## yarrow
Design calculator, start of the top module:
module calculator #(parameter BCDdigits = 2,parameter cols_count=4,parameter rows_count=4)(
                                                                                          input clk,rst,start,
                                                                                          output [cols_count-1:0] cols,
                                                                                          input [rows_count-1:0] rows,
                                                                                          output reg [7:0] digit1,digit2,digit3,digit4,
                                                                                          output reg sign);
  wire [BCDdigits*4*2-1:0] display;
  wire [3:0]encode_data;
  wire done,ack;
  keypad_controller kpad_controller(.clk(clk), .rst(rst), .enable(start), .ack(ack),.cols(cols),.rows(rows),.encode_data(encode_data),.done(done));
  control_logic control_logic(.data(encode_data), .clk(clk), .rst(rst), .done(done), .ack(ack), .display(display),.sign(sign));
  display disp(.display_data(display[15:0]),.seven_seg_data1(digit1),.seven_seg_data2(digit2),.seven_seg_data3(digit3),.seven_seg_data4(digit4));
 endmodule
Settings: LEC_CHECK=0, CAP_MARGIN=20, CORE_MARGIN=2, CORE_UTILIZATION=57, CTS_CLUSTER_DIAMETER=187, CTS_CLUSTER_SIZE=99, GPL_ROUTABILITY_DRIVEN=0, SLEW_MARGIN=20, TNS_END_PERCENT=5; clock period 85.0 ns.
run.sh (not shown) runs the stock make flow with config.mk's settings and CLKGATE_MAP_FILE=.
yarrow finished all stages; the layout is clean.
Setup changes, yarrow to ember
- CORE_UTILIZATION changed from 57 to 68
- TNS_END_PERCENT removed (was 5)
- GPL_ROUTABILITY_DRIVEN removed (was 0)
- CTS_CLUSTER_SIZE removed (was 99)
- CTS_CLUSTER_DIAMETER removed (was 187)
- the clock period (ns, I/O delays scaled along) changed from 85.0 to 85.1
[summary]
- Area growth from synthesis to layout: ember vs yarrow down 0.47 points
- Of ember and yarrow, yarrow shows the higher sum of net half-perimeters after detailed placement, with ember below it.
- Against yarrow, ember comes in 22 ps lower on worst hold slack.
> inputs changed (ember -> fjord)
- TNS_END_PERCENT now 5, previously not set
- CTS_CLUSTER_SIZE now 99, previously not set
- ABC_AREA now 1, previously not set
- PLACE_DENSITY now 0.4, previously not set
- the clock period (ns, I/O delays scaled along) now 46.5, was 85.1
Notes after the runs:
Stage in which a tool error killed fjord: clock tree synthesis.
NOTE detailed-placement wirelength estimate ember->fjord increased by more than half
Between fjord and ember, it is fjord whose sequential share of the synthesized area is lower, by 0.97 points.
Going from ember to fjord, die size grew by more than 10%.
fjord ends up with lower arithmetic-cell share of the synthesized area counting full adders, half adders and majority gates than ember does.
Taking ember as 1.0, fjord lands at 1.15 on area figure in the yosys stat output.
Diff ember -> fjord | mean post-synth cell area | down by more than 10%
Synthesized instance count, ember and fjord: smaller value in ember
Compared with ember, fjord shows a higher die extent in x.
Against ember, fjord comes in 7 higher on count of standard-cell rows.
fjord vs ember: vertical extent of the die up by a little under 10%
### fjord -> violet
- clearing PLACE_DENSITY, which used to be 0.4
- clearing TNS_END_PERCENT, which used to be 5
- clearing CTS_CLUSTER_SIZE, which used to be 99
- swapping 68 for 40 in CORE_UTILIZATION
- clearing ABC_AREA, which used to be 1
- swapping 46.5 for 85.0 in the clock period (ns, I/O delays scaled along)
==> comparison <==
- Diff fjord -> violet: area of placed instances went down; adder-cell area share of the yosys netlist went up.
- Area fraction in xor and xnor cells is higher on fjord
- Comparing fjord and violet, the lower horizontal extent of the die is on fjord.
- Relative to fjord, total cell area reported by yosys after synthesis has decreased by 5500 um2 in violet.
- violet vs fjord: placeable core region up by more than a quarter
- The flow ended early for fjord: it failed with a tool error in clock tree synthesis.
- violet completed end to end with timing, DRC and antenna clean.
- Comparing fjord and violet, the higher cell row count was measured on violet.
- Floorplan die area for violet: 30000 um2 up relative to fjord
- Re floorplan-stage core utilization: fjord and violet aren't equal, and the higher value belongs to fjord.
- Area fraction in and, or, nand and nor cells, fjord and violet: lower on violet
What amber does differently from violet at the input level:
- TNS_END_PERCENT newly set to 5
- CORE_MARGIN changed from 2 to 8
- CTS_CLUSTER_DIAMETER newly set to 187
- GPL_ROUTABILITY_DRIVEN newly set to 0
- GPL_TIMING_DRIVEN newly set to 0
- SLEW_MARGIN changed from 20 to 40
- CORE_ASPECT_RATIO newly set to 0.5
- CTS_CLUSTER_SIZE newly set to 99
- CORE_UTILIZATION changed from 40 to 57
## What came out
violet → amber: fraction of met2 tracks used by global routing climbed 8.2 points, wire length of the first global-routing pass has increased, met3 usage in global routing saw an increase, data-path buffer share of cell area in the final layout went up by 3.8 points.
Final-layout clock buffer total: amber > violet
The multi-input combinational cell count on violet is in line with that on amber.
Of amber and violet, amber shows the lower cell count, with violet above it.


## v28
calculator again, from the RTL that the note above started with.
Design calculator, start of the top module:
module calculator #(parameter BCDdigits = 2,parameter cols_count=4,parameter rows_count=4)(
                                                                                          input clk,rst,start,
                                                                                          output [cols_count-1:0] cols,
                                                                                          input [rows_count-1:0] rows,
                                                                                          output reg [7:0] digit1,digit2,digit3,digit4,
                                                                                          output reg sign);
  wire [BCDdigits*4*2-1:0] display;
  wire [3:0]encode_data;
  wire done,ack;
  keypad_controller kpad_controller(.clk(clk), .rst(rst), .enable(start), .ack(ack),.cols(cols),.rows(rows),.encode_data(encode_data),.done(done));
  control_logic control_logic(.data(encode_data), .clk(clk), .rst(rst), .done(done), .ack(ack), .display(display),.sign(sign));
  ...
==> flow/config.mk <==
export PLATFORM = sky130hd
export DESIGN_NAME = calculator
export DESIGN_NICKNAME = calculator
export VERILOG_FILES = /design/flow/design.v
export SDC_FILE = /design/flow/constraint.sdc
export NUM_CORES = 4
export LEC_CHECK = 0
export ABC_AREA = 1
export CAP_MARGIN = 20
export CORE_MARGIN = 2
export CORE_UTILIZATION = 69
export CTS_CLUSTER_DIAMETER = 399
export CTS_CLUSTER_SIZE = 98
export PLACE_DENSITY = 0.39
export SLEW_MARGIN = 20
export TNS_END_PERCENT = 40
==> flow/constraint.sdc <==
create_clock -name core_clock -period 45.4 [get_ports {clk}]
set_input_delay 9.0800 -clock core_clock [delete_from_list [all_inputs] [get_ports {clk}]]
set_output_delay 9.0800 -clock core_clock [all_outputs]
set_load 0.01 [all_outputs]
In the summary table, v28 is marked failed, with error DPL-0038 raised in clock tree synthesis.
Input changes introduced in v32 (baseline for comparison: v28):
- CTS_CLUSTER_DIAMETER: 399 -> unset
- CORE_UTILIZATION: 69 -> 12
- CTS_CLUSTER_SIZE: 98 -> unset
- ABC_AREA: 1 -> unset
- TNS_END_PERCENT: 40 -> unset
- PLACE_DENSITY: 0.39 -> unset
- the clock period (ns, I/O delays scaled along): 45.4 -> 116.0
==> results <==
v32: flow completed, timing, DRC and antenna clean
Post-synth design cell area: v32 lower than v28
Per the comparison of v32 with v28, width of the die went up by about 120%, number of standard-cell rows in the floorplan went up by 112, area of the die went up by 390%.
Measured against v32, the number of cells in Yosys stat of v28 comes out at 1.3 times the reference value.
v32 against v28: synthesized netlist cell count shows a reduction of 1514, placeable core region moved up, post-synthesis area per instance now larger, total placed cells including tap cells now smaller, yosys stat chip area has decreased.
Here is what was changed in the inputs of v55 compared with v32.
- changing CORE_UTILIZATION from 12 to 65
- setting HOLD_SLACK_MARGIN to -0.1 for the first time
- changing the clock period (ns, I/O delays scaled along) from 116.0 to 72.9
[summary]
Area added between synthesis and finish for v55 is higher than for v32. v55 had finished all stages when the layout checks came back failing, citing setup timing. Looking at global-route usage, v55 sits 31 points above v32. Relative to v32, the number of global-route vias before repair of v55 is higher by 2003.


calculator again, from the RTL that the note above started with.
export LEC_CHECK = 0
export ABC_AREA = 0
export CAP_MARGIN = 25
export CELL_PAD_IN_SITES_DETAIL_PLACEMENT = 1
export CELL_PAD_IN_SITES_GLOBAL_PLACEMENT = 3
export CORE_ASPECT_RATIO = 1.6
export CORE_MARGIN = 2
export CORE_UTILIZATION = 40
export CTS_CLUSTER_DIAMETER = 220
export HOLD_SLACK_MARGIN = -0.06
export MAX_ROUTING_LAYER = met4
export SETUP_SLACK_MARGIN = 5.0
export SLEW_MARGIN = 25
export TNS_END_PERCENT = 10
create_clock -name core_clock -period 86.0 [get_ports {clk}]
The starting point completed without violations.
Next try:
Settings changed: ABC_AREA 0 to default, CAP_MARGIN 25 to 20, CELL_PAD_IN_SITES_DETAIL_PLACEMENT 1 to default, CELL_PAD_IN_SITES_GLOBAL_PLACEMENT 3 to default, CORE_ASPECT_RATIO 1.6 to default, CTS_CLUSTER_DIAMETER 220 to default, HOLD_SLACK_MARGIN -0.06 to default, MAX_ROUTING_LAYER met4 to default, SETUP_SLACK_MARGIN 5.0 to default, SLEW_MARGIN 25 to 20, TNS_END_PERCENT 10 to default.
Clock period 86.0 ns to 81.7 ns, I/O delays scaled along.
After rerunning:
- via count is lower by 5.5%
- flip-flop count stays the same
- routed wire length is lower by 28%
- worst setup slack gets worse by 3.9 ns
- register-to-register slack gets worse by 3.9 ns
Next try:
Settings changed: CORE_UTILIZATION 40 to 35.
What happened: The new run ran to the end with no violations. First-iteration DRC count goes up by about 5%. Cell area rises by about 0.33%. Synthesized area is unchanged. Setup slack loses 0.10 ns. Hold slack barely changes.
Next try:
Settings changed: CORE_UTILIZATION 35 to 58.
Clock period 81.7 ns to 69.7 ns, I/O delays scaled along.
=>
- The new run completed, yet does not pass: negative setup slack
- register-to-register slack gets worse by 8.8 ns
- sequential share of layout area is lower by 1.3 points
- via count is higher by 21%
- design area is higher by 26%
- cell count is higher by about 11%
- area after synthesis does not change
- worst hold slack gets better by 0.0042 ns
- utilization is higher by 43 points
- die size is lower by 39%
Next try:
Settings changed: CORE_UTILIZATION 58 to 40.
Clock period 69.7 ns to 48.7 ns, I/O delays scaled along.
Effect: The changed run finished but fails on negative setup slack; first-iteration DRC count went down by 27%; critical path depth increases by 36; clock skew went down by 0.0051 ns; wire length grows by 0.31%; register-to-register slack degrades by 20 ns; non-clock buffer count went up by 764; fmax climbs by 2.0%; die area rose by 44%; cell area went up by 12%.


Setup of exp/delta:
Starting RTL as in the previous note.
export LEC_CHECK = 0
export CAP_MARGIN = 20
export CORE_MARGIN = 2
export CORE_UTILIZATION = 71
export CTS_CLUSTER_SIZE = 37
export HOLD_SLACK_MARGIN = -0.1
export MAX_ROUTING_LAYER = met4
export SLEW_MARGIN = 20
create_clock -name core_clock -period 72.9 [get_ports {clk}]
Although it ran to completion, exp/delta produced a layout that fails the final checks because of max-capacitance violations, max-slew violations, negative setup slack.
[inputs] exp/zinc vs exp/delta
Settings: an added GPL_ROUTABILITY_DRIVEN of 0; a deleted MAX_ROUTING_LAYER that had been met4; a change of CORE_UTILIZATION from 71 to 40; a deleted HOLD_SLACK_MARGIN that had been -0.1; a deleted CTS_CLUSTER_SIZE that had been 37; a change of the clock period (ns, I/O delays scaled along) from 72.9 to 52.6.
## What came out
- Of exp/delta and exp/zinc, none finishes clean.
- The flow for exp/delta finished, though final verification flagged max-capacitance violations, max-slew violations, negative setup slack.
- The standard cells in exp/zinc occupy more silicon area than those in exp/delta do.
- Changes observed in exp/zinc relative to exp/delta: number of H-tree levels ~0 delta, post-route clock period utilization +32 points, number of buffers inserted by post-CTS setup repair +260%, number of global-route vias before repair +6,939, met1 layer wirelength in the final routing +12,000 um.


calculator again, from the RTL that the note above started with.
export LEC_CHECK = 0
export ABC_AREA = 0
export CAP_MARGIN = 0
export CORE_ASPECT_RATIO = 1.14
export CORE_MARGIN = 2
export CORE_UTILIZATION = 50
export CTS_CLUSTER_DIAMETER = 163
export CTS_CLUSTER_SIZE = 100
export SLEW_MARGIN = 25
create_clock -name core_clock -period 140.0 [get_ports {clk}]
The starting point finished clean.
Rerun with:
- CAP_MARGIN: 0 -> 35
- CORE_UTILIZATION: 50 -> 30
- CTS_CLUSTER_DIAMETER: 163 -> 167
Effect:
- design area went up by 1.9%
- cell count goes up by 11%
- routed wire length goes down by 11%
- core utilization came out lower by 21 points
- setup slack gets better by 11 ps
- sequential cell count is unchanged
- first-iteration DRC count falls by 15%
Rerun with:
- CAP_MARGIN: 35 -> 20
- CELL_PAD_IN_SITES_GLOBAL_PLACEMENT: default -> 1
- CTS_CLUSTER_DIAMETER: 167 -> 235
- CTS_CLUSTER_SIZE: 100 -> 63
- GPL_ROUTABILITY_DRIVEN: default -> 1
- MAX_ROUTING_LAYER: default -> met4
- PLACE_DENSITY_LB_ADDON: default -> 0.13
- SLEW_MARGIN: 25 -> 20
- TNS_END_PERCENT: default -> 10
What happened:
- clock skew went up by 16 ps
- design area barely changes
- setup slack is worse by 950 ps
- via count is about the same
- core utilization is about the same
- cell count hardly moves
- die size is unchanged
Rerun with:
- ABC_AREA: 0 -> default
- CELL_PAD_IN_SITES_GLOBAL_PLACEMENT: 1 -> default
- CORE_ASPECT_RATIO: 1.14 -> default
- CTS_CLUSTER_DIAMETER: 235 -> default
- CTS_CLUSTER_SIZE: 63 -> default
- GPL_ROUTABILITY_DRIVEN: 1 -> default
- MAX_ROUTING_LAYER: met4 -> default
- PLACE_DENSITY_LB_ADDON: 0.13 -> default
- TNS_END_PERCENT: 10 -> default
- clock period: 140.0 -> 115.0 ns (I/O delays scaled with it)
Result: Global-route usage fell by 4.8 points.


Starting RTL as in the previous note.
export LEC_CHECK = 0
export ABC_AREA = 1
export CAP_MARGIN = 5
export CORE_ASPECT_RATIO = 1.14
export CORE_MARGIN = 2
export CORE_UTILIZATION = 71
export CTS_CLUSTER_DIAMETER = 260
export CTS_CLUSTER_SIZE = 17
export SLEW_MARGIN = 25
create_clock -name core_clock -period 69.3 [get_ports {clk}]
The baseline produced a clean layout.
Rerun with:
==> flow/config.mk (replaced) <==
export PLATFORM = sky130hd
export DESIGN_NAME = calculator
export DESIGN_NICKNAME = calculator
export VERILOG_FILES = /design/flow/design.v
export SDC_FILE = /design/flow/constraint.sdc
export NUM_CORES = 4
export LEC_CHECK = 0
export ABC_AREA = 1
export CAP_MARGIN = 20
export CORE_MARGIN = 2
export CORE_UTILIZATION = 60
export SLEW_MARGIN = 20
==> flow/constraint.sdc (replaced) <==
create_clock -name core_clock -period 76.4 [get_ports {clk}]
set_input_delay 15.2800 -clock core_clock [delete_from_list [all_inputs] [get_ports {clk}]]
set_output_delay 15.2800 -clock core_clock [all_outputs]
set_load 0.01 [all_outputs]
What happened: Routed wire length came out lower by 4.5%; core utilization decreases by 13 points; sequential cell count stays the same; cell area shrinks by 1.6%; hold slack got worse by 0.0056 ns; final cell count went up by 1.3%; global-route usage falls by 6.6 points.
Rerun with:
--- a/flow/config.mk
+++ b/flow/config.mk
@@ -10,3 +10,5 @@
 export CORE_MARGIN = 2
-export CORE_UTILIZATION = 60
+export CORE_UTILIZATION = 72
+export CTS_CLUSTER_SIZE = 95
+export PLACE_DENSITY = 0.42
 export SLEW_MARGIN = 20
What happened: Setup slack loses 0.51 ns; synthesized cell count does not change; die size decreases by 16%; global-route usage increases by 5.1 points; core utilization increases by 13 points; area after synthesis does not change; wire length decreases by 2.3%; first-iteration DRC count increases by 14%.
Rerun with:
--- a/flow/config.mk
+++ b/flow/config.mk
@@ -11,4 +11,5 @@
 export CORE_UTILIZATION = 72
+export CTS_CLUSTER_DIAMETER = 400
 export CTS_CLUSTER_SIZE = 95
-export PLACE_DENSITY = 0.42
+export PLACE_DENSITY_LB_ADDON = 0.05
 export SLEW_MARGIN = 20
What happened: Flip-flop count is unchanged; core utilization barely changes; routed wire length grows slightly.
